==> design.v <==
module Cordic #(parameter MODE = 0, STAGES = 8, WIDTH = 16, PHASE_WIDTH = 19)(
input wire                        in_clk,
input wire                        in_rst,
input wire                        in_enable,
input wire    [WIDTH-1:0]         in_x,
input wire    [WIDTH-1:0]         in_y,
input wire    [PHASE_WIDTH-1:0]   in_phase,
output wire                       out_valid,
output wire   [PHASE_WIDTH-1:0]   out_phase,
output wire   [WIDTH-1:0]         out_x,
output wire   [WIDTH-1:0]         out_y
);
localparam	ROTATIONAL = 0, 
			VECTORING  = 1;
wire signed   [WIDTH:0]         xn [STAGES:0];
wire signed   [WIDTH:0]         yn [STAGES:0];
wire signed   [PHASE_WIDTH-1:0]   zn [STAGES:0];
reg signed  [WIDTH:0]         xn_reg [STAGES:0];
reg signed  [WIDTH:0]         yn_reg [STAGES:0];
reg signed  [PHASE_WIDTH-1:0]   zn_reg [STAGES:0];
reg start;
generate
	if(MODE == ROTATIONAL) begin
reg [WIDTH-1:0] temp_x, temp_y;
reg [PHASE_WIDTH-1:0] temp_z;
always @ (posedge in_clk or negedge in_rst) 
begin
 if(!in_rst) begin
	temp_x <= 'b0;
	temp_y <= 'b0;
	temp_z <= 'b0; 
 end else if (start) begin
	temp_x <= in_x;
	temp_y <= in_y;
	temp_z <= in_phase;
	end
end
wire [PHASE_WIDTH-1:0] half_pi = 19'h19220;
wire [PHASE_WIDTH-1:0] z_limit = 19'h1b333;
reg [WIDTH-1:0] adjusted_x, adjusted_y;
reg [PHASE_WIDTH-1:0] adjusted_z;
always @ (*) 
begin
	if(temp_z[PHASE_WIDTH-1] == 1'b0 && temp_z > z_limit) begin
		adjusted_x = ~temp_y + 'b1;
		adjusted_y = temp_x;
		adjusted_z = temp_z - half_pi;
	end 
	else if(temp_z[PHASE_WIDTH-1] == 1'b1 && (~temp_z+19'b1) > z_limit) begin
		adjusted_x = temp_y;
		adjusted_y = ~temp_x + 'b1;
		adjusted_z = temp_z + half_pi;
	end 
	else begin
		adjusted_x = temp_x;
		adjusted_y = temp_y;
		adjusted_z = temp_z;
	end
end
assign xn[0] = {adjusted_x[WIDTH-1], adjusted_x};
assign yn[0] = {adjusted_y[WIDTH-1], adjusted_y};
assign zn[0] = adjusted_z;
end else if(MODE == VECTORING) begin
assign xn[0] = {in_x[WIDTH-1], in_x};
assign yn[0] = {in_y[WIDTH-1], in_y};
assign zn[0] = 'b0;
end
endgenerate
generate 
genvar i;
	if(MODE == ROTATIONAL) begin
for(i=0; i<STAGES; i=i+1) begin
  assign xn[i+1] = (zn_reg[i][PHASE_WIDTH-1] == 1'b0) ? xn_reg[i]-(yn_reg[i]>>>i)   : xn_reg[i]+(yn_reg[i]>>>i);
  assign yn[i+1] = (zn_reg[i][PHASE_WIDTH-1] == 1'b0) ? yn_reg[i]+(xn_reg[i]>>>i)   : yn_reg[i]-(xn_reg[i]>>>i);
  assign zn[i+1] = (zn_reg[i][PHASE_WIDTH-1] == 1'b0) ? zn_reg[i]-arctangent(i) : zn_reg[i]+arctangent(i);
end
end else if(MODE == VECTORING) begin
for(i=0; i<STAGES; i=i+1) begin
  assign xn[i+1] = (yn_reg[i][WIDTH] == 1'b1) ? xn_reg[i]-(yn_reg[i]>>>i)   : xn_reg[i]+(yn_reg[i]>>>i);
  assign yn[i+1] = (yn_reg[i][WIDTH] == 1'b1) ? yn_reg[i]+(xn_reg[i]>>>i)   : yn_reg[i]-(xn_reg[i]>>>i);
  assign zn[i+1] = (yn_reg[i][WIDTH] == 1'b1) ? zn_reg[i]-arctangent(i) : zn_reg[i]+arctangent(i);
end
end
endgenerate
always @ (posedge in_clk or negedge in_rst)
	if(!in_rst)
		start <= 1'b0;
	else
		start <= in_enable;
reg [STAGES+2:0] valid_reg;	
for(i=0; i<=STAGES; i=i+1) begin
  always @ (posedge in_clk or negedge in_rst)
    if(!in_rst)begin
      xn_reg[i] <= 'b0;
      yn_reg[i] <= 'b0;
      zn_reg[i] <= 'b0;    
    end
    else if(valid_reg[i+1]) begin
      xn_reg[i] <= xn[i];
      yn_reg[i] <= yn[i];
      zn_reg[i] <= zn[i];
    end
end
wire signed [15:0] k = 18'h009B7;
wire signed [31:0] scaled_x = xn_reg[STAGES] * k;
wire signed [31:0] scaled_y = yn_reg[STAGES] * k;
assign out_x = scaled_x[27:12];
assign out_y = scaled_y[27:12];
assign out_phase = zn_reg[STAGES];
always@(posedge in_clk or negedge in_rst)
begin
  if(!in_rst)
    valid_reg <= 'b0;
  else
    valid_reg <= {valid_reg[STAGES+1:0], in_enable};
end
assign out_valid = valid_reg[STAGES+2];
function [18:0] arctangent;
  input [3:0] i;
  begin
    case (i)
    0 : arctangent = 19'b000_1100100100001111;  
    1 : arctangent = 19'b000_0111011010110001;  
    2 : arctangent = 19'b000_0011111010110110;  
    3 : arctangent = 19'b000_0001111111010101;  
    4 : arctangent = 19'b000_0000111111111010;  
    5 : arctangent = 19'b000_0000011111111111;  
    6 : arctangent = 19'b000_0000001111111111;  
    7 : arctangent = 19'b000_0000000111111111;  
    8 : arctangent = 19'b000_0000000011111111;  
    9 : arctangent = 19'b000_0000000001111111;  
    10: arctangent = 19'b000_0000000000111111;  
    11: arctangent = 19'b000_0000000000011111;  
    12: arctangent = 19'b000_0000000000001111;  
    13: arctangent = 19'b000_0000000000000111;  
    14: arctangent = 19'b000_0000000000000011;  
    15: arctangent = 19'b000_0000000000000001;  
    default: arctangent = 19'b000_0000000000000000;  
    endcase
  end
endfunction
endmodule
==> run.sh <==
#!/bin/bash
# the make line also repeats each setting of config.mk as NAME=value (left out here)
make -C /OpenROAD-flow-scripts/flow DESIGN_CONFIG=/design/flow/config.mk WORK_HOME=/design/flow/orfs CLKGATE_MAP_FILE= finish
==> config.mk <==
export PLATFORM = sky130hd
export DESIGN_NAME = Cordic
export DESIGN_NICKNAME = Cordic
export VERILOG_FILES = /design/flow/design.v
export SDC_FILE = /design/flow/constraint.sdc
export NUM_CORES = 4
export LEC_CHECK = 0
export CAP_MARGIN = 15
export CELL_PAD_IN_SITES_DETAIL_PLACEMENT = 2
export CELL_PAD_IN_SITES_GLOBAL_PLACEMENT = 2
export CORE_MARGIN = 9
export CORE_UTILIZATION = 60
export CTS_CLUSTER_DIAMETER = 216
export CTS_CLUSTER_SIZE = 48
export GPL_ROUTABILITY_DRIVEN = 1
export MAX_ROUTING_LAYER = met5
export PLACE_DENSITY_LB_ADDON = 0.07
export SLEW_MARGIN = 10
==> constraint.sdc <==
create_clock -name core_clock -period 12.9 [get_ports {in_clk}]
set_input_delay 2.5800 -clock core_clock [delete_from_list [all_inputs] [get_ports {in_clk}]]
set_output_delay 2.5800 -clock core_clock [all_outputs]
set_load 0.01 [all_outputs]
==> reports/summary.rpt, run 1 <==
================================================================================
Overall die area                                                       95600 µm²
Count of library flops with an enable pin                                      0
Fraction of the yosys area taken by sequential cells                      0.2636
Placement row count                                                          106
Complex Gates by Area                                                     0.1615
Synthesized instance count                                                  5567
Last stage the flow got to                                          global placement without I/O
Commonest cells in the synthesized netlist                          sky130_fd_sc_hd__ha_1 (599), sky130_fd_sc_hd__inv_1 (557), sky130_fd_sc_hd__dfrtp_1 (536), sky130_fd_sc_hd__a21oi_1 (411), sky130_fd_sc_hd__nor2_1 (363)
Area of the core                                                       83820 µm²
Avg Synthesized Cell Area                                              9.139 µm²
Error msg                                                           [ERROR FLW-0024] Place density exceeds 1.0 (current PLACE_DENSITY_LB_ADDON =  0.07). Please check if the value of  PLACE_DENSITY_LB_ADDON is between 0 and 0.99.
Post-synthesis async set-or-reset flop share                               1.000
Share of the synthesized netlist area taken by xor and xnor gates        0.08951
Cell taking the most area after synthesis                           sky130_fd_sc_hd__dfrtp_1
Top logic family                                                     adder cells
Die extent in x                                                         309.2 µm
Number of cell instances after yosys synthesis                              5567
Synthesized-area fraction occupied by adder cells                         0.2252
Share of cell area taken by muxes after synthesis                        0.07754
Post-synth net total                                                        6418
Initial core utilization                                                  0.6070
Synth top area share                                                      0.2636
Area reported by Yosys stat                                            50880 µm²
Mapped cell area                                                       50880 µm²
Primary FF master, synth                                            sky130_fd_sc_hd__dfrtp_1
Yosys reg bits                                                               536
Result of the run                                                   did not finish
Die Y-Extent                                                            309.2 µm
Post-synthesis cell type with the largest instance count            sky130_fd_sc_hd__ha_1
Yosys simple share                                                        0.1239
Leading post-synthesis cells by cell area                           sky130_fd_sc_hd__dfrtp_1 (26%), sky130_fd_sc_hd__ha_1 (15%), sky130_fd_sc_hd__fa_1 (7.8%)
Number of synthesis warnings                                                   4
Unique masters post-synth                                                     82
================================================================================
==> run 2: changes to the inputs <==
Settings changed: CAP_MARGIN 15 to 5, CELL_PAD_IN_SITES_DETAIL_PLACEMENT 2 to default, CELL_PAD_IN_SITES_GLOBAL_PLACEMENT 2 to default, CORE_MARGIN 9 to 2, CORE_UTILIZATION 60 to 72, CTS_CLUSTER_DIAMETER 216 to default, CTS_CLUSTER_SIZE 48 to default, GPL_ROUTABILITY_DRIVEN 1 to default, MAX_ROUTING_LAYER met5 to default, PLACE_DENSITY_LB_ADDON 0.07 to default, SLEW_MARGIN 10 to 20.
Clock period 12.9 ns to 6.83 ns, I/O delays scaled along.
==> run 2 against run 1 <==
  * Now fails the layout checks on setup timing
  * Die area down 24%
  * Synthesized cell count stayed put
  * Area after synthesis stayed put
==> reports/summary.rpt, run 2 <==
================================================================================
Area of the core                                                       70030 µm²   -16%
Startpoint of the most critical register-to-register path           zn_reg[6][18]
Final Cycle Share                                                          1.160
Share of the synthesized netlist area taken by xor and xnor gates        0.08951   unchanged
Post-synthesis cell type with the largest instance count            sky130_fd_sc_hd__ha_1
Post-synthesis async set-or-reset flop share                               1.000   unchanged
Slew at the pin closest to its max-slew limit                           1.016 ns
CTS clock-pin slew for the worst setup and hold paths                    0.06 ns
Cell area after placement                                              53390 µm²
Post-cts hold buffer count                                                     0
Via count of the routed design                                             40590
Area reported by Yosys stat                                            50880 µm²   unchanged
Final setup viols                                                             19
Logic depth of the worst path, buffers included                               22
Sink count of the clock tree                                                 536
Synth top area share                                                      0.2636   unchanged
Cell taking the most area after synthesis                           sky130_fd_sc_hd__dfrtp_1
Global-route wire length before repair                                 201300 µm
CP required                                                              5.46 ns
Slowest-stage cell, CP                                              sky130_fd_sc_hd__or4_4
Avg WL per Cell                                                         17.93 µm
Uppermost routed layer                                                      met4
Total wirelength of the detailed-routed design                         119900 µm
Number of maximum-capacitance constraint violations                            0
Metal-1 WL                                                              51100 µm
Setup repair after global routing missed its margin                         true
Half-perimeter wire length after placement                              91720 µm
Set of violated layout checks                                       setup timing
Area taken by flip-flops and latches                                   13430 µm²
Via density per instance                                                   6.067
Post-Layout Cell Count                                                      6690
Non-Filler Cell Area, Final                                            55880 µm²
Class of the tightest hold or removal check                         flop to flop
TritonCTS clock tree                                                        done
Overall die area                                                       72810 µm²   -24%
Headroom to the max-slew limit                                            0.3226
Post-layout worst setup margin                                         -1.090 ns
Critical Setup Path Class                                           flop to output pin
Multi-input gate area in the final layout                              34810 µm²
Total count of max-transition violations in the final report                   0
Crit end category                                                     output pin
Share of cell area taken by muxes after synthesis                        0.07754   unchanged
OpenROAD warning count                                                        88
Initial detailed-routing violation count                                    2555
Flop2flop setup slack                                                    2.32 ns
Placement row count                                                           97   -8.5%
Avg Synthesized Cell Area                                              9.139 µm²   unchanged
Die extent in x                                                         269.8 µm   -13%
Number of cell instances after yosys synthesis                              5567   unchanged
Placement-stage worst setup slack                                     -0.9205 ns
Complex Gates by Area                                                     0.1615   unchanged
Remaining antenna violation count after routing                                0
Critical path cell sequence                                         buf_6 > ha_4 > inv_2 > fa_1 > fa_1 > inv_1 > fa_1 > inv_2 > fa_2 > inv_2 > ha_4 > a2111oi_4 > o21ai_1 > o21a_1 > a311o_1 > o31a_1 > and4_1 > or4_4 > a41o_1 > o41ai_2 > xor2_1 > buf_2
Number of cells traversed by the worst hold path                               2
Synthesized-area fraction occupied by adder cells                         0.2252   unchanged
Post-synth net total                                                        6418   unchanged
Number of levels in the clock H-tree                                           2
Clock root cell                                                     sky130_fd_sc_hd__clkbuf_16
Worst-case clock buffer depth                                                  3
Clock skew after layout                                               0.02319 ns
Time the final worst path needs with I/O delays and setup               7.920 ns
Nets                                                                        6548
Worst reg2reg path depth                                                      13
Initial antenna violation count                                                0
Number of synthesis warnings                                                   4   unchanged
FF-to-FF End                                                        xn_reg[7][15]
Launch instance of the worst min-delay path                         zn_reg[8][13]
Result of the run                                                   finished with violations
Fraction of the yosys area taken by sequential cells                      0.2636   unchanged
Mapped cell area                                                       50880 µm²   unchanged
Filler cell count                                                           4835
Initial core utilization                                                  0.7265   +0.1195
Critical path arrival                                                    6.55 ns
Unique masters post-synth                                                     82   unchanged
Gr ovfl total                                                                  0
Worst-case hold slack                                                  0.4753 ns
Startpoint of the worst setup timing path                           xn_reg[8][8]
GRT Overall Usage                                                         0.3294
Maximum number of pins on one net before global-route repair                 170
Achievable clock frequency                                             126.3 MHz
Diode count                                                                    0
Met3 routed wirelength                                                   3936 µm
Type of origin of the critical path                                         flop
Maximum fanout encountered on the critical timing path                         2
Port-buffer cells                                                            105
Number of hold violations in the final report                                  0
Gate family responsible for the most delay along the worst path      adder cells
Io pins                                                                      106
Worst Hold Path EP                                                  zn_reg[8][13]
GPL Wtd Cong                                                              0.9399
Number of global-route vias before repair                                  40890
Routed met2 length                                                      61190 µm
Yosys reg bits                                                               536   unchanged
Clock buffer count from CTS                                                   61
Synthesized instance count                                                  5567   unchanged
Top logic family                                                     adder cells
Clk latency of the worst-skew pair                                       0.64 ns
Yosys simple share                                                        0.1239   unchanged
Primary FF master, synth                                            sky130_fd_sc_hd__dfrtp_1
Commonest cells in the synthesized netlist                          sky130_fd_sc_hd__ha_1 (599), sky130_fd_sc_hd__inv_1 (557), sky130_fd_sc_hd__dfrtp_1 (536), sky130_fd_sc_hd__a21oi_1 (411), sky130_fd_sc_hd__nor2_1 (363)
Critical path buffers and inverters                                            6
Drc violations                                                                 0
Last element of the critical path                                      out_x[15]
Relative area change from synthesis to final layout                       9.829%
Die Y-Extent                                                            269.8 µm   -13%
Leading post-synthesis cells by cell area                           sky130_fd_sc_hd__dfrtp_1 (26%), sky130_fd_sc_hd__ha_1 (15%), sky130_fd_sc_hd__fa_1 (7.8%)
Biggest cell delay along the critical path                               0.54 ns
First drt pass iteration count                                                 6
Count of library flops with an enable pin                                      0   unchanged
Count of placed standard cells including taps                               6554
================================================================================
==> run 2: routing by layer <==
layer / vias to the layer above / GRT usage
met3: 240 / 0.03032
met2: 826 / 0.5992
li1: 19780 / -
met4: 0 / 0.1066
met5: - / 0
met1: 19740 / 0.4125
==> run 2: timing repair <==
item                                    CTS  global route
pin swaps                                53            30
setup buffers                            17            10
endpoints found under the setup margin   30            31
resized                                 144            36
==> run 2: per-stage QoR <==
| stage | setup TNS [ns] | util |
|---|---|---|
| 6_report | -8.241 | 0.7980 |
| 5_1_grt | -12.39 | 0.7980 |
| 4_1_cts | -8.740 | 0.7964 |
| 3_5_place_dp | -6.304 | 0.7624 |
| 3_3_place_gp | -5.083 | 0.7624 |
| 2_1_floorplan | -0.5842 | - |
==> run 2: layout make-up <==
type | instances | area share
tap | 940 | 0.02105
sequential | 536 | 0.2404
timing repair buffer | 269 | 0.03992
inverter | 560 | 0.03766
multi-input combinational | 4269 | 0.6229
clock buffer | 88 | 0.03222
clock inverter | 28 | 0.005889
==> run 3: changes to the inputs <==
Settings changed: ABC_AREA from default to 1, CAP_MARGIN 5 to 10, CELL_PAD_IN_SITES_DETAIL_PLACEMENT from default to 0, CTS_CLUSTER_SIZE from default to 77, MAX_ROUTING_LAYER from default to met4, MIN_ROUTING_LAYER from default to met1, PLACE_DENSITY from default to 0.64, SETUP_SLACK_MARGIN from default to 1.08.
Clock period 6.83 ns to 5.66 ns, I/O delays scaled along.
==> run 3 against run 2 <==
  * Still fails the layout checks on setup timing
  * Global-route usage increased by 7.0 points
  * First-iteration DRC count increased by 81%
  * Routed wire length increased by 27%
  * Cell count increased by 23%
  * Clock skew increased by 0.016 ns
  * Area after synthesis increased by 2.9%
  * Die area increased by 2.9%
==> reports/summary.rpt, run 3 <==
================================================================================
TritonCTS clock tree                                                        done
Cell taking the most area after synthesis                           sky130_fd_sc_hd__dfrtp_1
Clk latency of the worst-skew pair                                       0.67 ns   +0.03 ns
Cell area after placement                                              56010 µm²   +4.9%
Startpoint of the worst setup timing path                           xn_reg[8][3]
Avg Synthesized Cell Area                                              7.473 µm²   -18%
First drt pass iteration count                                                 6   unchanged
Die extent in x                                                         273.7 µm   +1.4%
Post-synthesis cell type with the largest instance count            sky130_fd_sc_hd__nand2_1
Launch instance of the worst min-delay path                         zn_reg[8][0]
Overall die area                                                       74890 µm²   +2.9%
Gr ovfl total                                                                  0   unchanged
CTS clock-pin slew for the worst setup and hold paths                    0.07 ns   about the same
Clock root cell                                                     sky130_fd_sc_hd__clkbuf_16
Half-perimeter wire length after placement                             107700 µm   +17%
Number of synthesis warnings                                                   4   unchanged
GPL Wtd Cong                                                              0.9734   +3.6%
Top logic family                                                     adder cells
Time the final worst path needs with I/O delays and setup               6.813 ns
Via count of the routed design                                             50320   +24%
FF-to-FF End                                                        xn_reg[8][14]
Setup repair after global routing missed its margin                         true
Yosys simple share                                                        0.2028   +0.07889
Complex Gates by Area                                                     0.1542   -0.007298
Number of hold violations in the final report                                  0   unchanged
Yosys reg bits                                                               536   unchanged
Post-synthesis async set-or-reset flop share                               1.000   unchanged
Number of global-route vias before repair                                  49220   +20%
Initial antenna violation count                                                1   +1
GRT Overall Usage                                                         0.3997   +0.07025
Type of origin of the critical path                                         flop
Final Cycle Share                                                          1.204   +0.04419
Final setup viols                                                             32   +13
Via density per instance                                                   6.121   +0.89%
Share of the synthesized netlist area taken by xor and xnor gates        0.08013   -0.009381
Achievable clock frequency                                             146.8 MHz
CP required                                                              4.53 ns   -0.93 ns
Class of the tightest hold or removal check                         flop to flop
Initial detailed-routing violation count                                    4612   +81%
Post-layout worst setup margin                                         -1.153 ns   -0.06345 ns
Area of the core                                                       71730 µm²   +2.4%
Synthesized-area fraction occupied by adder cells                         0.2189   -0.006346
Result of the run                                                   finished with violations
Critical path cell sequence                                         buf_6 > buf_6 > ha_4 > buf_4 > ha_1 > inv_1 > fa_1 > inv_1 > fa_1 > inv_1 > fa_1 > inv_2 > ha_4 > nand4_1 > nor2_2 > nand2_1 > o211ai_1 > nand2_1 > o311ai_2 > xnor2_1 > buf_4 > buf_6
Headroom to the max-slew limit                                            0.2808   -0.04182
Critical Setup Path Class                                           flop to output pin
Logic depth of the worst path, buffers included                               22   unchanged
Synthesized instance count                                                  7006   +26%
Non-Filler Cell Area, Final                                            59170 µm²   +5.9%
Synth top area share                                                      0.2562   -0.007428
Primary FF master, synth                                            sky130_fd_sc_hd__dfrtp_1
Total count of max-transition violations in the final report                   0   unchanged
Filler cell count                                                           4596   -4.9%
Post-cts hold buffer count                                                     0   unchanged
Leading post-synthesis cells by cell area                           sky130_fd_sc_hd__dfrtp_1 (26%), sky130_fd_sc_hd__ha_1 (14%), sky130_fd_sc_hd__nand2_1 (11%)
Area reported by Yosys stat                                            52350 µm²   +2.9%
Initial core utilization                                                  0.7299   +0.003317
Slew at the pin closest to its max-slew limit                           1.078 ns   +0.06154 ns
Total wirelength of the detailed-routed design                         151900 µm   +27%
Drc violations                                                                 0   unchanged
Count of library flops with an enable pin                                      0   unchanged
Commonest cells in the synthesized netlist                          sky130_fd_sc_hd__nand2_1 (1510), sky130_fd_sc_hd__inv_1 (960), sky130_fd_sc_hd__o21ai_0 (682), sky130_fd_sc_hd__ha_1 (599), sky130_fd_sc_hd__dfrtp_1 (536)
Biggest cell delay along the critical path                               0.67 ns   +0.13 ns
Maximum number of pins on one net before global-route repair                 144   -15%
Number of cell instances after yosys synthesis                              7006   +26%
Number of maximum-capacitance constraint violations                            0   unchanged
Sink count of the clock tree                                                 536   unchanged
Layout Utilization                                                        0.8248   +0.02686
Fraction of the yosys area taken by sequential cells                      0.2562   -0.007428
Worst-case clock buffer depth                                                  3   unchanged
Worst Hold Path EP                                                  zn_reg[8][0]
Share of cell area taken by muxes after synthesis                              0   -0.07754
Maximum fanout encountered on the critical timing path                         5   +3
Die Y-Extent                                                            273.7 µm   +1.4%
Unique masters post-synth                                                     55   -33%
Placement row count                                                           98   +1.0%
Avg WL per Cell                                                         18.48 µm   +3.1%
Global-route wire length before repair                                 239700 µm   +19%
Remaining antenna violation count after routing                                0   unchanged
Placement-stage worst setup slack                                     -0.4402 ns   +0.4803 ns
Critical path arrival                                                    5.68 ns   -0.87 ns
Number of levels in the clock H-tree                                           2   unchanged
Worst reg2reg path depth                                                      14   +1
Flop2flop setup slack                                                    1.63 ns   -0.69 ns
Clock skew after layout                                               0.03876 ns   +0.01557 ns
Post-Layout Cell Count                                                      8221   +23%
Relative area change from synthesis to final layout                       13.01%
Port-buffer cells                                                            105   unchanged
Gate family responsible for the most delay along the worst path      adder cells
Setup TNS after final layout                                           -24.83 ns   -16.59 ns
Worst-case hold slack                                                  0.4872 ns   +0.01184 ns
OpenROAD warning count                                                        88   unchanged
Slowest-stage cell, CP                                              sky130_fd_sc_hd__fa_1
Startpoint of the most critical register-to-register path           zn_reg[7][18]
Io pins                                                                      106   unchanged
Mapped cell area                                                       52350 µm²   +2.9%
Critical path buffers and inverters                                            9   +3
Last element of the critical path                                      out_x[15]
Clock buffer count from CTS                                                   59   -3.3%
Crit end category                                                     output pin
Count of placed standard cells including taps                               8067   +23%
Number of cells traversed by the worst hold path                               2   unchanged
Nets                                                                        8073   +23%
Post-synth net total                                                        7857   +22%
Set of violated layout checks                                       setup timing
================================================================================
## run 3: metal layers
layer / vias to the layer above / share of wire / global-route usage
met3: 664 / 0.071 / 0.04377
met2: 2369 / 0.48 / 0.6745
li1: 23450 / - / -
met4: 0 / 0.053 / 0.1651
met5: - / 0 / -
met1: 23840 / 0.39 / 0.4890
## run 3: timing repair
action / CTS / global route
setup endpoints to repair: 32 / 33
setup buffers: 29 / 15
gates cloned: 0 / 0
pin swaps: 125 / 86
resized: 250 / 86
## run 3: area by class of cell
class                   count  area (µm²)  area share
multi-input cells        5293       35750      0.6042
flip-flops and latches    536       13450      0.2273
inverters                 968        3654     0.06175
repair buffers            364        2988     0.05050
clock buffers              77        1624     0.02745
well taps                 950        1189     0.02009
clock inverters            32       510.5    0.008628
diodes                      1       2.502  0.00004229
==> run 4: changes to the inputs <==
Settings changed: CTS_CLUSTER_SIZE 77 to 90, SETUP_SLACK_MARGIN 1.08 to -0.36.
Clock period 5.66 ns to 5.16 ns, I/O delays scaled along.
==> run 4 against run 3 <==
  * The layout still fails its checks (setup timing)
  * Critical path type unchanged
  * Global-route usage down 0.64 points
  * Hold slack worse by 0.065 ns
  * Design area down 0.13%
  * Via count fell by 1.4%
  * Utilization down 0.11 points
  * Critical endpoint is now out_y[9]
==> reports/summary.rpt, run 4 <==
================================================================================
Share of cell area taken by muxes after synthesis                              0   unchanged
Yosys simple share                                                        0.2028   unchanged
Met2 demand-to-capacity share in global routing                           0.6642   -0.01030
Clk latency of the worst-skew pair                                       0.67 ns   about the same
Initial core utilization                                                  0.7299   unchanged
GRT Overall Usage                                                         0.3933   -0.006357
Number of global-route vias before repair                                  48890   -0.66%
OpenROAD warning count                                                        83   -5.7%
Via density per instance                                                   6.014   -1.7%
Maximum fanout encountered on the critical timing path                         4   -1
Worst-case clock buffer depth                                                  3   unchanged
Synthesized instance count                                                  7006   unchanged
Relative area change from synthesis to final layout                       12.86%
Gr ovfl total                                                                  0   unchanged
Multi-input gate area in the final layout                              35560 µm²   -0.53%
Cell taking the most area after synthesis                           sky130_fd_sc_hd__dfrtp_1
Sink count of the clock tree                                                 536   unchanged
Achievable clock frequency                                             154.2 MHz
Die extent in x                                                         273.7 µm   unchanged
Cell area after placement                                              55530 µm²   -0.85%
GPL Wtd Cong                                                              0.9831   +1.0%
Non-Filler Cell Area, Final                                            59090 µm²   -0.13%
Synth top area share                                                      0.2562   unchanged
Time the final worst path needs with I/O delays and setup               6.485 ns
Commonest cells in the synthesized netlist                          sky130_fd_sc_hd__nand2_1 (1510), sky130_fd_sc_hd__inv_1 (960), sky130_fd_sc_hd__o21ai_0 (682), sky130_fd_sc_hd__ha_1 (599), sky130_fd_sc_hd__dfrtp_1 (536)
Dominant cell type by count on the critical path                    sky130_fd_sc_hd__fa_1
Total count of max-transition violations in the final report                   0   unchanged
Avg WL per Cell                                                         17.68 µm   -4.3%
Biggest cell delay along the critical path                               0.58 ns   -0.09 ns
Post-Layout Cell Count                                                      8251   +0.36%
Clock root cell                                                     sky130_fd_sc_hd__clkbuf_16
Nets                                                                        8104   +0.38%
Final Cycle Share                                                          1.257   +0.05307
Final setup viols                                                             32   unchanged
CTS clock-pin slew for the worst setup and hold paths                    0.08 ns   about the same
Placement-stage worst setup slack                                      -1.125 ns   -0.6844 ns
Clock buffer count from CTS                                                   60   +1.7%
Critical Setup Path Class                                           flop to output pin
Post-synthesis async set-or-reset flop share                               1.000   unchanged
Complex Gates by Area                                                     0.1542   unchanged
Class of the tightest hold or removal check                         input pin to asynchronous set/reset pin
Synthesized-area fraction occupied by adder cells                         0.2189   unchanged
Critical path cell sequence                                         ha_4 > inv_2 > fa_1 > inv_1 > fa_1 > fa_1 > inv_1 > fa_1 > inv_1 > ha_4 > nand2_1 > inv_2 > nand3_2 > nor3_2 > nor2_1 > buf_4 > o21ai_4 > buf_4 > a21oi_2 > xnor2_1 > buf_2
Last element of the critical path                                       out_y[9]
Yosys reg bits                                                               536   unchanged
Half-perimeter wire length after placement                             105400 µm   -2.2%
Primary FF master, synth                                            sky130_fd_sc_hd__dfrtp_1
Slowest-stage cell, CP                                              sky130_fd_sc_hd__fa_1
Via count of the routed design                                             49630   -1.4%
Leading post-synthesis cells by cell area                           sky130_fd_sc_hd__dfrtp_1 (26%), sky130_fd_sc_hd__ha_1 (14%), sky130_fd_sc_hd__nand2_1 (11%)
TritonCTS clock tree                                                        done
Number of maximum-capacitance constraint violations                            0   unchanged
Area of the core                                                       71730 µm²   unchanged
Count of placed standard cells including taps                               8098   +0.38%
Global-route wire length before repair                                 237100 µm   -1.1%
Count of library flops with an enable pin                                      0   unchanged
Total wirelength of the detailed-routed design                         145900 µm   -4.0%
Post-synth net total                                                        7857   unchanged
Gate family responsible for the most delay along the worst path      adder cells
Setup repair after global routing missed its margin                         true
Filler cell count                                                           4679   +1.8%
Worst reg2reg path depth                                                      17   +3
Slew at the pin closest to its max-slew limit                           1.089 ns   +0.01101 ns
Die Y-Extent                                                            273.7 µm   unchanged
Number of levels in the clock H-tree                                           2   unchanged
Io pins                                                                      106   unchanged
Clock skew after layout                                               0.06152 ns   +0.02276 ns
Post-layout worst setup margin                                         -1.325 ns   -0.1720 ns
Avg Synthesized Cell Area                                              7.473 µm²   unchanged
Initial antenna violation count                                                0   -1
Setup TNS after final layout                                           -35.01 ns   -10.18 ns
FF-to-FF End                                                        yn_reg[8][14]
Number of hold violations in the final report                                  0   unchanged
Post-synthesis cell type with the largest instance count            sky130_fd_sc_hd__nand2_1
Critical path buffers and inverters                                            8   -1
Port-buffer cells                                                            105   unchanged
Overall die area                                                       74890 µm²   unchanged
Flop2flop setup slack                                                    1.38 ns   -0.25 ns
Set of violated layout checks                                       setup timing
Type of origin of the critical path                                         flop
Number of synthesis warnings                                                   4   unchanged
Startpoint of the worst setup timing path                           yn_reg[8][9]
Number of cell instances after yosys synthesis                              7006   unchanged
Area taken by flip-flops and latches                                   13440 µm²   about the same
Met1 usage in global routing                                              0.4848   -0.004225
Remaining antenna violation count after routing                                0   unchanged
Crit end category                                                     output pin
Critical path arrival                                                    5.45 ns   -0.23 ns
First drt pass iteration count                                                 7   +1
Initial detailed-routing violation count                                    4450   -3.5%
Met3 routing resource usage after global routing                         0.04202   -0.001754
Diode count                                                                    0   -1
Placement row count                                                           98   unchanged
Result of the run                                                   finished with violations
Maximum number of pins on one net before global-route repair                 140   -2.8%
Unique masters post-synth                                                     55   unchanged
Mapped cell area                                                       52350 µm²   unchanged
Startpoint of the most critical register-to-register path           xn_reg[7][7]
Post-cts hold buffer count                                                     0   unchanged
CP required                                                              4.13 ns   -0.40 ns
Area reported by Yosys stat                                            52350 µm²   unchanged
Logic depth of the worst path, buffers included                               21   -4.5%
Headroom to the max-slew limit                                            0.2734   -0.007347
Worst-case hold slack                                                  0.4221 ns   -0.06503 ns
Drc violations                                                                 0   unchanged
Most crowded layer after global routing                                     met2
Top logic family                                                     adder cells
Share of the synthesized netlist area taken by xor and xnor gates        0.08013   unchanged
Fraction of the yosys area taken by sequential cells                      0.2562   unchanged
================================================================================
==> run 4: area by class of cell <==
type,count,share of cell area
Tap cell,950,0.02012
Multi-Input combinational cell,5293,0.6018
Inverter,968,0.06177
Clock inverter,37,0.007094
Timing Repair Buffer,394,0.05431
Clock buffer,73,0.02742
Sequential cell,536,0.2275
==> run 4: routing by layer <==
layer  vias up  part of all wire
met4         0             0.047
met2      2002              0.49
li1      23550                 -
met1     23480              0.41
met5         -                 0
met3       589             0.060
==> run 4: through the flow <==
stage / utilization
finish: 0.8238
global route: 0.8238
CTS: 0.8193
detailed placement: 0.7742
global placement: 0.7742
floorplan: -
==> run 4: repair_timing <==
action	in CTS	in global routing
endpoints found under the setup margin	32	32
setup buffers	31	15
gates resized	378	64
pin swaps	148	86
cloned	0	0
==> run 5: changes to the inputs <==
Settings changed: ABC_AREA 1 to default, CAP_MARGIN 10 to 15, CELL_PAD_IN_SITES_DETAIL_PLACEMENT 0 to 2, CELL_PAD_IN_SITES_GLOBAL_PLACEMENT from default to 2, CORE_MARGIN 2 to 9, CORE_UTILIZATION 72 to 60, CTS_CLUSTER_DIAMETER from default to 216, CTS_CLUSTER_SIZE 90 to 48, GPL_ROUTABILITY_DRIVEN from default to 1, MIN_ROUTING_LAYER met1 to default, PLACE_DENSITY 0.64 to default, PLACE_DENSITY_LB_ADDON from default to 0.07, SETUP_SLACK_MARGIN -0.36 to default, SLEW_MARGIN 20 to 10.
Clock period 5.16 ns to 9.0 ns, I/O delays scaled along.
==> run 5 against run 4 <==
  * The flow now stops in global placement without I/O
  * Die area rose by 28%
  * Synthesized cell count fell by 21%
  * Area after synthesis fell by 2.8%
==> reports/summary.rpt, run 5 <==
================================================================================
Avg Synthesized Cell Area                                              9.139 µm²   +22%
Die Y-Extent                                                            309.2 µm   +13%
Share of cell area taken by muxes after synthesis                        0.07754   +0.07754
Mapped cell area                                                       50880 µm²   -2.8%
Complex Gates by Area                                                     0.1615   +0.007298
Die extent in x                                                         309.2 µm   +13%
Placement row count                                                          106   +8.2%
Leading post-synthesis cells by cell area                           sky130_fd_sc_hd__dfrtp_1 (26%), sky130_fd_sc_hd__ha_1 (15%), sky130_fd_sc_hd__fa_1 (7.8%)
Number of synthesis warnings                                                   4   unchanged
Top logic family                                                     adder cells
Post-synth net total                                                        6418   -18%
Synthesized-area fraction occupied by adder cells                         0.2252   +0.006346
Fraction of the yosys area taken by sequential cells                      0.2636   +0.007428
Unique masters post-synth                                                     82   +49%
Post-synthesis cell type with the largest instance count            sky130_fd_sc_hd__ha_1
Share of the synthesized netlist area taken by xor and xnor gates        0.08951   +0.009381
Error msg                                                           [ERROR FLW-0024] Place density exceeds 1.0 (current PLACE_DENSITY_LB_ADDON =  0.07). Please check if the value of  PLACE_DENSITY_LB_ADDON is between 0 and 0.99.
Cell taking the most area after synthesis                           sky130_fd_sc_hd__dfrtp_1
Overall die area                                                       95600 µm²   +28%
Initial core utilization                                                  0.6070   -0.1229
Count of library flops with an enable pin                                      0   unchanged
Number of cell instances after yosys synthesis                              5567   -21%
Primary FF master, synth                                            sky130_fd_sc_hd__dfrtp_1
Last stage the flow got to                                          global placement without I/O
Yosys reg bits                                                               536   unchanged
Area of the core                                                       83820 µm²   +17%
Result of the run                                                   did not finish
Synth top area share                                                      0.2636   +0.007428
Area reported by Yosys stat                                            50880 µm²   -2.8%
Post-synthesis async set-or-reset flop share                               1.000   unchanged
Synthesized instance count                                                  5567   -21%
Yosys simple share                                                        0.1239   -0.07889
Commonest cells in the synthesized netlist                          sky130_fd_sc_hd__ha_1 (599), sky130_fd_sc_hd__inv_1 (557), sky130_fd_sc_hd__dfrtp_1 (536), sky130_fd_sc_hd__a21oi_1 (411), sky130_fd_sc_hd__nor2_1 (363)
================================================================================
==> run 6: changes to the inputs <==
Settings changed: CAP_MARGIN 15 to 20, CORE_MARGIN 9 to 7, CTS_CLUSTER_DIAMETER 216 to default, CTS_CLUSTER_SIZE 48 to 46, GPL_ROUTABILITY_DRIVEN 1 to 0.
==> run 6 against run 5 <==
  * The flow again stops in global placement without I/O
  * Area after synthesis did not move
  * Synthesized cell count did not move
  * Die area fell by 2.6%
==> reports/summary.rpt, run 6 <==
================================================================================
Result of the run                                                   did not finish
Last stage the flow got to                                          global placement without I/O
Error msg                                                           [ERROR FLW-0024] Place density exceeds 1.0 (current PLACE_DENSITY_LB_ADDON =  0.07). Please check if the value of  PLACE_DENSITY_LB_ADDON is between 0 and 0.99.
Area of the core                                                       83820 µm²   unchanged
Yosys reg bits                                                               536   unchanged
Unique masters post-synth                                                     82   unchanged
Synthesized instance count                                                  5567   unchanged
Complex Gates by Area                                                     0.1615   unchanged
Die extent in x                                                         305.2 µm   -1.3%
Synthesized-area fraction occupied by adder cells                         0.2252   unchanged
Leading post-synthesis cells by cell area                           sky130_fd_sc_hd__dfrtp_1 (26%), sky130_fd_sc_hd__ha_1 (15%), sky130_fd_sc_hd__fa_1 (7.8%)
Primary FF master, synth                                            sky130_fd_sc_hd__dfrtp_1
Number of synthesis warnings                                                   4   unchanged
Count of library flops with an enable pin                                      0   unchanged
Cell taking the most area after synthesis                           sky130_fd_sc_hd__dfrtp_1
Overall die area                                                       93150 µm²   -2.6%
Number of cell instances after yosys synthesis                              5567   unchanged
Placement row count                                                          106   unchanged
Mapped cell area                                                       50880 µm²   unchanged
Post-synthesis cell type with the largest instance count            sky130_fd_sc_hd__ha_1
Synth top area share                                                      0.2636   unchanged
Top logic family                                                     adder cells
Share of cell area taken by muxes after synthesis                        0.07754   unchanged
Share of the synthesized netlist area taken by xor and xnor gates        0.08951   unchanged
Post-synth net total                                                        6418   unchanged
Avg Synthesized Cell Area                                              9.139 µm²   unchanged
Post-synthesis async set-or-reset flop share                               1.000   unchanged
Fraction of the yosys area taken by sequential cells                      0.2636   unchanged
Yosys simple share                                                        0.1239   unchanged
Initial core utilization                                                  0.6070   unchanged
Die Y-Extent                                                            305.2 µm   -1.3%
Commonest cells in the synthesized netlist                          sky130_fd_sc_hd__ha_1 (599), sky130_fd_sc_hd__inv_1 (557), sky130_fd_sc_hd__dfrtp_1 (536), sky130_fd_sc_hd__a21oi_1 (411), sky130_fd_sc_hd__nor2_1 (363)
Area reported by Yosys stat                                            50880 µm²   unchanged
================================================================================
==> run 7: changes to the inputs <==
Settings changed: CAP_MARGIN 20 to 0, CELL_PAD_IN_SITES_DETAIL_PLACEMENT 2 to 0, CELL_PAD_IN_SITES_GLOBAL_PLACEMENT 2 to default, CORE_ASPECT_RATIO from default to 1.1, CORE_MARGIN 7 to 2, CORE_UTILIZATION 60 to 64, CTS_CLUSTER_DIAMETER from default to 203, CTS_CLUSTER_SIZE 46 to default, GPL_ROUTABILITY_DRIVEN 0 to default, GPL_TIMING_DRIVEN from default to 1, MIN_ROUTING_LAYER from default to met2, PLACE_DENSITY_LB_ADDON 0.07 to 0.09, SETUP_SLACK_MARGIN from default to 1.43, SLEW_MARGIN 10 to 40, TNS_END_PERCENT from default to 25.
Clock period 9.0 ns to 6.36 ns, I/O delays scaled along.
==> run 7 against run 6 <==
  * The layout now fails its checks (setup timing)
  * Area after synthesis unchanged
  * Synthesized cell count unchanged
  * Die area is 12% lower
==> reports/summary.rpt, run 7 <==
================================================================================
Avg Synthesized Cell Area                                              9.139 µm²   unchanged
Port-buffer cells                                                            105
Count of library flops with an enable pin                                      0   unchanged
Post-layout worst setup margin                                         -1.454 ns
Via count of the routed design                                             57080
Result of the run                                                   finished with violations
Placement row count                                                          108   +1.9%
Post-synth net total                                                        6418   unchanged
Initial antenna violation count                                                0
Last element of the critical path                                      out_x[14]
Maximum number of pins on one net before global-route repair                 149
Initial core utilization                                                  0.6458   +0.03883
Launch instance of the worst min-delay path                         zn_reg[8][13]
Drc violations                                                                 0
Synth top area share                                                      0.2636   unchanged
Worst reg2reg path depth                                                      13
Synthesized-area fraction occupied by adder cells                         0.2252   unchanged
Number of cell instances after yosys synthesis                              5567   unchanged
Dominant cell type by count on the critical path                    sky130_fd_sc_hd__inv_2
Maximum fanout encountered on the critical timing path                         4
Number of cells traversed by the worst hold path                               2
Complex Gates by Area                                                     0.1615   unchanged
Via density per instance                                                   8.334
Total count of max-transition violations in the final report                   0
Relative area change from synthesis to final layout                       11.24%
Critical Setup Path Class                                           flop to output pin
Yosys simple share                                                        0.1239   unchanged
Post-cts hold buffer count                                                     0
Gate family responsible for the most delay along the worst path      adder cells
Nets                                                                        6602
Layout Utilization                                                        0.7184
Setup TNS after final layout                                           -18.84 ns
Area of the core                                                       78780 µm²   -6.0%
Flop2flop setup slack                                                    1.93 ns
Final setup viols                                                             29
Mapped cell area                                                       50880 µm²   unchanged
Share of the synthesized netlist area taken by xor and xnor gates        0.08951   unchanged
Fraction of the yosys area taken by sequential cells                      0.2636   unchanged
Class of the tightest hold or removal check                         flop to flop
Logic depth of the worst path, buffers included                               22
GRT Overall Usage                                                         0.4723
Commonest cells in the synthesized netlist                          sky130_fd_sc_hd__ha_1 (599), sky130_fd_sc_hd__inv_1 (557), sky130_fd_sc_hd__dfrtp_1 (536), sky130_fd_sc_hd__a21oi_1 (411), sky130_fd_sc_hd__nor2_1 (363)
Slowest-stage cell, CP                                              sky130_fd_sc_hd__or4_4
Crit end category                                                     output pin
Die extent in x                                                         272.8 µm   -11%
TritonCTS clock tree                                                        done
Setup repair after global routing missed its margin                         true
Headroom to the max-slew limit                                            0.4058
Number of synthesis warnings                                                   4   unchanged
Worst Hold Path EP                                                  zn_reg[8][13]
Overall die area                                                       81770 µm²   -12%
Clock buffer count from CTS                                                   66
Initial detailed-routing violation count                                   11000
Top logic family                                                     adder cells
Post-synthesis cell type with the largest instance count            sky130_fd_sc_hd__ha_1
Number of levels in the clock H-tree                                           3
Critical path cell sequence                                         ha_4 > inv_2 > fa_1 > fa_1 > inv_2 > fa_2 > inv_2 > fa_2 > inv_2 > ha_4 > a2111oi_4 > o21ai_1 > o21a_1 > a311o_1 > o31a_1 > and4_4 > or4_4 > a41o_4 > buf_6 > o22a_1 > xor2_1 > buf_2
Unique masters post-synth                                                     82   unchanged
Gr ovfl total                                                                  0
Clk latency of the worst-skew pair                                       0.64 ns
First drt pass iteration count                                                11
Set of violated layout checks                                       setup timing
Critical path buffers and inverters                                            6
Biggest cell delay along the critical path                               0.54 ns
Number of maximum-capacitance constraint violations                            0
Slew at the pin closest to its max-slew limit                          0.8688 ns
Half-perimeter wire length after placement                              94540 µm
CTS clock-pin slew for the worst setup and hold paths                    0.06 ns
Worst-case clock buffer depth                                                  3
Time the final worst path needs with I/O delays and setup               7.814 ns
Type of origin of the critical path                                         flop
Startpoint of the worst setup timing path                           xn_reg[8][7]
Achievable clock frequency                                             128.0 MHz
Leading post-synthesis cells by cell area                           sky130_fd_sc_hd__dfrtp_1 (26%), sky130_fd_sc_hd__ha_1 (15%), sky130_fd_sc_hd__fa_1 (7.8%)
Yosys reg bits                                                               536   unchanged
Io pins                                                                      106
GPL Wtd Cong                                                               1.003
Number of hold violations in the final report                                  0
Critical path arrival                                                    6.54 ns
OpenROAD warning count                                                        82
Share of cell area taken by muxes after synthesis                        0.07754   unchanged
Sink count of the clock tree                                                 536
CP required                                                              5.09 ns
Global-route wire length before repair                                 203400 µm
Post-synthesis async set-or-reset flop share                               1.000   unchanged
Synthesized instance count                                                  5567   unchanged
Primary FF master, synth                                            sky130_fd_sc_hd__dfrtp_1
Startpoint of the most critical register-to-register path           genblk1.temp_z[0]
Area reported by Yosys stat                                            50880 µm²   unchanged
Number of global-route vias before repair                                  60030
Clock skew after layout                                               0.03061 ns
Cell taking the most area after synthesis                           sky130_fd_sc_hd__dfrtp_1
Remaining antenna violation count after routing                                0
Avg WL per Cell                                                         18.31 µm
Clock root cell                                                     sky130_fd_sc_hd__clkbuf_16
Final Cycle Share                                                          1.229
Die Y-Extent                                                            299.7 µm   -1.8%
Total wirelength of the detailed-routed design                         125400 µm
FF-to-FF End                                                        xn_reg[0][12]
================================================================================
run 7: stage by stage:
stage | area [µm²] | hold WS [ns] | cells | setup WS (ns)
after floorplan | 50920 | 0.3519 | 5567 | -0.6816
after global placement | 53910 | 0.4705 | 6710 | -1.240
after detailed placement | 53920 | 0.4633 | 6710 | -1.302
after CTS | 56440 | 0.4777 | 6842 | -1.515
after global routing | 56590 | 0.5045 | 6847 | -1.630
final | 56600 | 0.4724 | 6849 | -1.454
run 7: cell type report:
cell class | count | area [µm²]
antenna | 2 | 5.005
clock buffer | 94 | 1959
clock inverter | 25 | 406.6
fill | 6218 | 22190
inverter | 560 | 2102
multi-input combinational | 4269 | 34760
sequential | 536 | 13440
tap | 1045 | 1308
timing repair buffer | 318 | 2623
run 7: what timing repair did:
item / CTS / global route
endpoints found under the setup margin: 32 / 32
gates cloned: 0 / 0
resized: 158 / 19
buffers inserted: 13 / 3
pin swaps: 51 / 12
run 7: metal layers:
| metal | GRT usage | routed length (µm) |
|---|---|---|
| met2 | 0.6104 | 68160 |
| met1 | - | 0 |
| met4 | 0.09341 | 13190 |
| met3 | 0.5210 | 44030 |
| met5 | - | 0 |
==> run 8: changes to the inputs <==
Settings changed: CAP_MARGIN 0 to 20, CELL_PAD_IN_SITES_DETAIL_PLACEMENT 0 to default, CORE_ASPECT_RATIO 1.1 to default, CORE_UTILIZATION 64 to 57, CTS_CLUSTER_DIAMETER 203 to default, GPL_TIMING_DRIVEN 1 to default, MAX_ROUTING_LAYER met4 to default, MIN_ROUTING_LAYER met2 to default, PLACE_DENSITY_LB_ADDON 0.09 to default, SETUP_SLACK_MARGIN 1.43 to default, SLEW_MARGIN 40 to 20, TNS_END_PERCENT 25 to default.
Clock period 6.36 ns to 8.27 ns, I/O delays scaled along.
==> run 8 against run 7 <==
  * Now clean on timing, DRC and antenna
  * Non-clock buffer count is 163 lower
  * Routed wire length is 5.4% lower
  * Clock-buffer cell count is 2 lower
  * Cell count is 0.63% lower
  * Sequential share of layout area is 0.54 points higher
  * First-iteration DRC count is 82% lower
  * Utilization is 9.3 points lower
  * Critical endpoint is now out_x[15]
==> reports/summary.rpt, run 8 <==
================================================================================
Result of the run                                                   complete, no violations
Number of levels in the clock H-tree                                           3   unchanged
Avg WL per Cell                                                         17.42 µm   -4.8%
Gate family responsible for the most delay along the worst path      adder cells
GPL Wtd Cong                                                              0.8819   -12%
Time the final worst path needs with I/O delays and setup               8.192 ns
Fraction of the yosys area taken by sequential cells                      0.2636   unchanged
Number of cell instances after yosys synthesis                              5567   unchanged
CP required                                                              6.62 ns   +1.53 ns
Number of cells traversed by the worst hold path                               2   unchanged
Slew at the pin closest to its max-slew limit                          0.9883 ns   +0.1195 ns
Number of synthesis warnings                                                   4   unchanged
Die extent in x                                                         302.8 µm   +11%
FF-to-FF End                                                        yn_reg[0][12]
Setup repair after global routing missed its margin                         true
Slowest-stage cell, CP                                              sky130_fd_sc_hd__fa_1
Maximum fanout encountered on the critical timing path                         3   -1
Final Cycle Share                                                         0.9906   -0.2380
Cell taking the most area after synthesis                           sky130_fd_sc_hd__dfrtp_1
Top logic family                                                     adder cells
Global-route wire length before repair                                 196700 µm   -3.3%
Achievable clock frequency                                             122.1 MHz
Number of maximum-capacitance constraint violations                            0   unchanged
Maximum number of pins on one net before global-route repair                 145   -2.7%
Area of the core                                                       88370 µm²   +12%
Drc violations                                                                 0   unchanged
Class of the tightest hold or removal check                         flop to flop
Setup TNS after final layout                                                0 ns   +18.84 ns
Worst reg2reg path depth                                                      13   unchanged
Clk latency of the worst-skew pair                                       0.62 ns   -0.02 ns
Flop2flop setup slack                                                    3.91 ns   +1.98 ns
Clock skew after layout                                               0.01788 ns   -0.01273 ns
Synthesized instance count                                                  5567   unchanged
Gr ovfl total                                                                  0   unchanged
Mapped cell area                                                       50880 µm²   unchanged
Post-layout worst setup margin                                        0.07759 ns   +1.531 ns
Share of cell area taken by muxes after synthesis                        0.07754   unchanged
Via density per instance                                                   5.696   -32%
Clock buffer count from CTS                                                   68   +3.0%
Synthesized-area fraction occupied by adder cells                         0.2252   unchanged
Worst Hold Path EP                                                  zn_reg[8][13]
Diode count                                                                    0   -2
Synth top area share                                                      0.2636   unchanged
Non-Filler Cell Area, Final                                            55300 µm²   -2.3%
Yosys reg bits                                                               536   unchanged
Total count of max-transition violations in the final report                   0   unchanged
Nets                                                                        6441   -2.4%
Io pins                                                                      106   unchanged
Count of library flops with an enable pin                                      0   unchanged
Cell area after placement                                              52840 µm²   -2.0%
Area reported by Yosys stat                                            50880 µm²   unchanged
Relative area change from synthesis to final layout                       8.691%
Critical path buffers and inverters                                            3   -3
Complex Gates by Area                                                     0.1615   unchanged
Unique masters post-synth                                                     82   unchanged
Launch instance of the worst min-delay path                         zn_reg[8][13]
Leading post-synthesis cells by cell area                           sky130_fd_sc_hd__dfrtp_1 (26%), sky130_fd_sc_hd__ha_1 (15%), sky130_fd_sc_hd__fa_1 (7.8%)
Final setup viols                                                              0   -100%
Die Y-Extent                                                            302.8 µm   +1.0%
First drt pass iteration count                                                 5   -6
Post-synth net total                                                        6418   unchanged
Crit end category                                                     output pin
Number of global-route vias before repair                                  38410   -36%
Post-synthesis cell type with the largest instance count            sky130_fd_sc_hd__ha_1
Startpoint of the most critical register-to-register path           genblk1.temp_z[5]
Avg Synthesized Cell Area                                              9.139 µm²   unchanged
Via count of the routed design                                             38770   -32%
Startpoint of the worst setup timing path                           xn_reg[8][8]
Remaining antenna violation count after routing                                0   unchanged
Total wirelength of the detailed-routed design                         118600 µm   -5.4%
GRT Overall Usage                                                         0.2619   -0.2104
Half-perimeter wire length after placement                              93070 µm   -1.6%
Critical path cell sequence                                         ha_4 > inv_4 > fa_1 > inv_2 > fa_1 > fa_1 > fa_1 > ha_4 > a2111oi_4 > o21ai_1 > o21a_1 > a311o_1 > o31a_1 > and4_4 > or4_4 > a41o_1 > o41ai_2 > xor2_1 > buf_2
Placement-stage worst setup slack                                     0.03151 ns   +1.333 ns
Post-synthesis async set-or-reset flop share                               1.000   unchanged
Critical path arrival                                                    6.54 ns   about the same
Dominant cell type by count on the critical path                    sky130_fd_sc_hd__fa_1
CTS clock-pin slew for the worst setup and hold paths                    0.06 ns   about the same
TritonCTS clock tree                                                        done
Initial core utilization                                                  0.5757   -0.07011
Yosys simple share                                                        0.1239   unchanged
Number of hold violations in the final report                                  0   unchanged
Sink count of the clock tree                                                 536   unchanged
Worst-case clock buffer depth                                                  3   unchanged
Post-cts hold buffer count                                                     0   unchanged
Overall die area                                                       91670 µm²   +12%
OpenROAD warning count                                                        85   +3.7%
Commonest cells in the synthesized netlist                          sky130_fd_sc_hd__ha_1 (599), sky130_fd_sc_hd__inv_1 (557), sky130_fd_sc_hd__dfrtp_1 (536), sky130_fd_sc_hd__a21oi_1 (411), sky130_fd_sc_hd__nor2_1 (363)
Clock root cell                                                     sky130_fd_sc_hd__clkbuf_16
Headroom to the max-slew limit                                            0.3351   -0.07077
Logic depth of the worst path, buffers included                               19   -14%
Type of origin of the critical path                                         flop
Last element of the critical path                                      out_x[15]
Critical Setup Path Class                                           flop to output pin
Port-buffer cells                                                            105   unchanged
Biggest cell delay along the critical path                               0.58 ns   +0.04 ns
Placement row count                                                          109   +0.93%
Share of the synthesized netlist area taken by xor and xnor gates        0.08951   unchanged
Initial antenna violation count                                                0   unchanged
Initial detailed-routing violation count                                    1975   -82%
Primary FF master, synth                                            sky130_fd_sc_hd__dfrtp_1
Worst-case hold slack                                                  0.4821 ns   +0.009716 ns
================================================================================
[run 8: layer usage]
metal,part of all wire,track usage
met3,0.025,0.02657
met5,0,0
met4,0.018,0.06240
met1,0.45,0.3399
met2,0.50,0.4691
[run 8: what timing repair did]
action | CTS | global route
pin swaps | 20 | 18
endpoints found under the setup margin | 7 | 12
setup buffers | 4 | 8
hold endpoints to repair | 0 | 0
gates resized | 35 | 23
[run 8: layout make-up]
class                      instances  area, µm²
clock buffer                      92       1944
clock inverter                    29      296.5
fill                            7727      33070
inverter                         560       2105
multi-input combinational       4269      34620
sequential                       536      13430
tap                             1165       1458
timing repair buffer             155       1453
[run 8: metrics by stage]
stage	std cells	util
after floorplan	5567	-
after global placement	6673	0.5979
after detailed placement	6673	0.5979
after CTS	6798	0.6248
after global routing	6806	0.6258
final	6806	0.6258
==> run 9: changes to the inputs <==
Settings changed: CORE_UTILIZATION 57 to 40.
Clock period 8.27 ns to 12.0 ns, I/O delays scaled along.
==> run 9 against run 8 <==
  * Still clean on timing, DRC and antenna
  * Sequential share of layout area decreased by 0.16 points
==> reports/summary.rpt, run 9 <==
================================================================================
Count of placed standard cells including taps                               7145   +7.1%
Biggest cell delay along the critical path                               0.54 ns   -0.04 ns
Critical path cell sequence                                         ha_1 > inv_1 > fa_1 > fa_1 > inv_1 > fa_1 > inv_1 > fa_1 > inv_1 > ha_1 > a2111oi_2 > o21ai_1 > o21a_1 > a311o_1 > o31a_1 > and4_1 > or4_4 > a41o_1 > o41ai_2 > xor2_1 > clkdlybuf4s50_1
Post-synthesis async set-or-reset flop share                               1.000   unchanged
Post-synthesis cell type with the largest instance count            sky130_fd_sc_hd__ha_1
Remaining antenna violation count after routing                                0   unchanged
Setup repair after global routing missed its margin                        false
GPL Wtd Cong                                                              0.8924   +1.2%
Half-perimeter wire length after placement                              90880 µm   -2.4%
Critical path buffers and inverters                                            5   +2
Synthesized-area fraction occupied by adder cells                         0.2252   unchanged
Post-cts hold buffer count                                                     0   unchanged
Number of levels in the clock H-tree                                           3   unchanged
Number of hold violations in the final report                                  0   unchanged
Number of maximum-capacitance constraint violations                            0   unchanged
Result of the run                                                   complete, no violations
Area reported by Yosys stat                                            50880 µm²   unchanged
Share of the synthesized netlist area taken by xor and xnor gates        0.08951   unchanged
Clk latency of the worst-skew pair                                       0.64 ns   +0.02 ns
Final setup viols                                                              0   unchanged
Number of cells traversed by the worst hold path                               2   unchanged
Top logic family                                                     adder cells
Initial core utilization                                                  0.4041   -0.1716
First drt pass iteration count                                                 5   unchanged
Unique masters post-synth                                                     82   unchanged
Cell taking the most area after synthesis                           sky130_fd_sc_hd__dfrtp_1
TritonCTS clock tree                                                        done
Synth top area share                                                      0.2636   unchanged
Maximum number of pins on one net before global-route repair                 162   +12%
OpenROAD warning count                                                        81   -4.7%
Flop2flop setup slack                                                    7.59 ns   +3.68 ns
Number of global-route vias before repair                                  38900   +1.3%
Achievable clock frequency                                             102.1 MHz
GRT Overall Usage                                                         0.1771   -0.08481
Worst-case clock buffer depth                                                  3   unchanged
Final Cycle Share                                                         0.8164   -0.1742
Share of cell area taken by muxes after synthesis                        0.07754   unchanged
Gate family responsible for the most delay along the worst path      adder cells
Yosys simple share                                                        0.1239   unchanged
Count of library flops with an enable pin                                      0   unchanged
CP required                                                              9.60 ns   +2.98 ns
Avg WL per Cell                                                         15.76 µm   -9.5%
Drc violations                                                                 0   unchanged
Headroom to the max-slew limit                                            0.3041   -0.03094
Commonest cells in the synthesized netlist                          sky130_fd_sc_hd__ha_1 (599), sky130_fd_sc_hd__inv_1 (557), sky130_fd_sc_hd__dfrtp_1 (536), sky130_fd_sc_hd__a21oi_1 (411), sky130_fd_sc_hd__nor2_1 (363)
Number of cell instances after yosys synthesis                              5567   unchanged
Cells resized by post-CTS repair                                               0   -100%
Maximum fanout encountered on the critical timing path                         5   +2
Clock buffer count from CTS                                                   71   +4.4%
Initial antenna violation count                                                0   unchanged
Post-CTS Repair Setup Buffers                                                  0   -4
Leading post-synthesis cells by cell area                           sky130_fd_sc_hd__dfrtp_1 (26%), sky130_fd_sc_hd__ha_1 (15%), sky130_fd_sc_hd__fa_1 (7.8%)
Worst reg2reg path depth                                                      13   unchanged
Critical Setup Path Class                                           flop to output pin
Yosys reg bits                                                               536   unchanged
Complex Gates by Area                                                     0.1615   unchanged
Logic depth of the worst path, buffers included                               21   +2
Number of synthesis warnings                                                   4   unchanged
Port-buffer cells                                                            105   unchanged
Nets                                                                        6419   -0.34%
Global-route wire length before repair                                 195300 µm   -0.74%
Setup TNS after final layout                                                0 ns   unchanged
Io pins                                                                      106   unchanged
Total count of max-transition violations in the final report                   0   unchanged
Via density per instance                                                   5.303   -6.9%
Type of origin of the critical path                                         flop
Placement row count                                                          130   +19%
Launch instance of the worst min-delay path                         zn_reg[8][13]
Post-Layout Cell Count                                                      7272   +6.8%
Area of the core                                                      125900 µm²   +42%
Startpoint of the most critical register-to-register path           zn_reg[1][18]
Startpoint of the worst setup timing path                           xn_reg[8][7]
Crit end category                                                     output pin
CTS clock-pin slew for the worst setup and hold paths                    0.06 ns   about the same
Fraction of the yosys area taken by sequential cells                      0.2636   unchanged
Last element of the critical path                                      out_x[15]
Mapped cell area                                                       50880 µm²   unchanged
Slowest-stage cell, CP                                              sky130_fd_sc_hd__fa_1
Die extent in x                                                         360.6 µm   +19%
Slew at the pin closest to its max-slew limit                           1.034 ns   +0.04599 ns
Critical path arrival                                                    7.40 ns   +0.86 ns
Sink count of the clock tree                                                 536   unchanged
Via count of the routed design                                             38560   -0.53%
Clock skew after layout                                               0.03070 ns   +0.01283 ns
Total wirelength of the detailed-routed design                         114600 µm   -3.4%
FF-to-FF End                                                        zn_reg[2][17]
Relative area change from synthesis to final layout                       9.379%
Die Y-Extent                                                            360.6 µm   +19%
Overall die area                                                      130100 µm²   +42%
Worst Hold Path EP                                                  zn_reg[8][13]
Clock root cell                                                     sky130_fd_sc_hd__clkbuf_16
Class of the tightest hold or removal check                         flop to flop
Time the final worst path needs with I/O delays and setup               9.797 ns
Initial detailed-routing violation count                                    2033   +2.9%
Synthesized instance count                                                  5567   unchanged
Primary FF master, synth                                            sky130_fd_sc_hd__dfrtp_1
Gr ovfl total                                                                  0   unchanged
Diode count                                                                    0   unchanged
Post-synth net total                                                        6418   unchanged
Avg Synthesized Cell Area                                              9.139 µm²   unchanged
================================================================================
==> run 9: area by class of cell <==
class | count | area, µm²
fill | 12360 | 70240
clock inverter | 28 | 249.0
tap | 1650 | 2064
multi-input combinational | 4269 | 34480
timing repair buffer | 130 | 1269
inverter | 560 | 2102
sequential | 536 | 13430
clock buffer | 99 | 2062
==> run 9: metrics by stage <==
step / util / worst slack [ns] / hold slack, ns / cell area, µm²
2_1_floorplan: - / 3.678 / 0.3519 / 50880
3_3_place_gp: 0.4237 / 2.859 / 0.4617 / 53340
3_5_place_dp: 0.4237 / 2.819 / 0.4672 / 53340
4_1_cts: 0.4420 / 2.120 / 0.4848 / 55650
5_1_grt: 0.4420 / 1.768 / 0.5161 / 55650
6_report: 0.4420 / 2.203 / 0.4772 / 55650
==> run 9: routing by layer <==
| metal | share of wire | GRT usage |
|---|---|---|
| met5 | 0 | 0 |
| met4 | 0.024 | 0.04931 |
| met3 | 0.024 | 0.01842 |
| met2 | 0.50 | 0.3199 |
| met1 | 0.45 | 0.2227 |
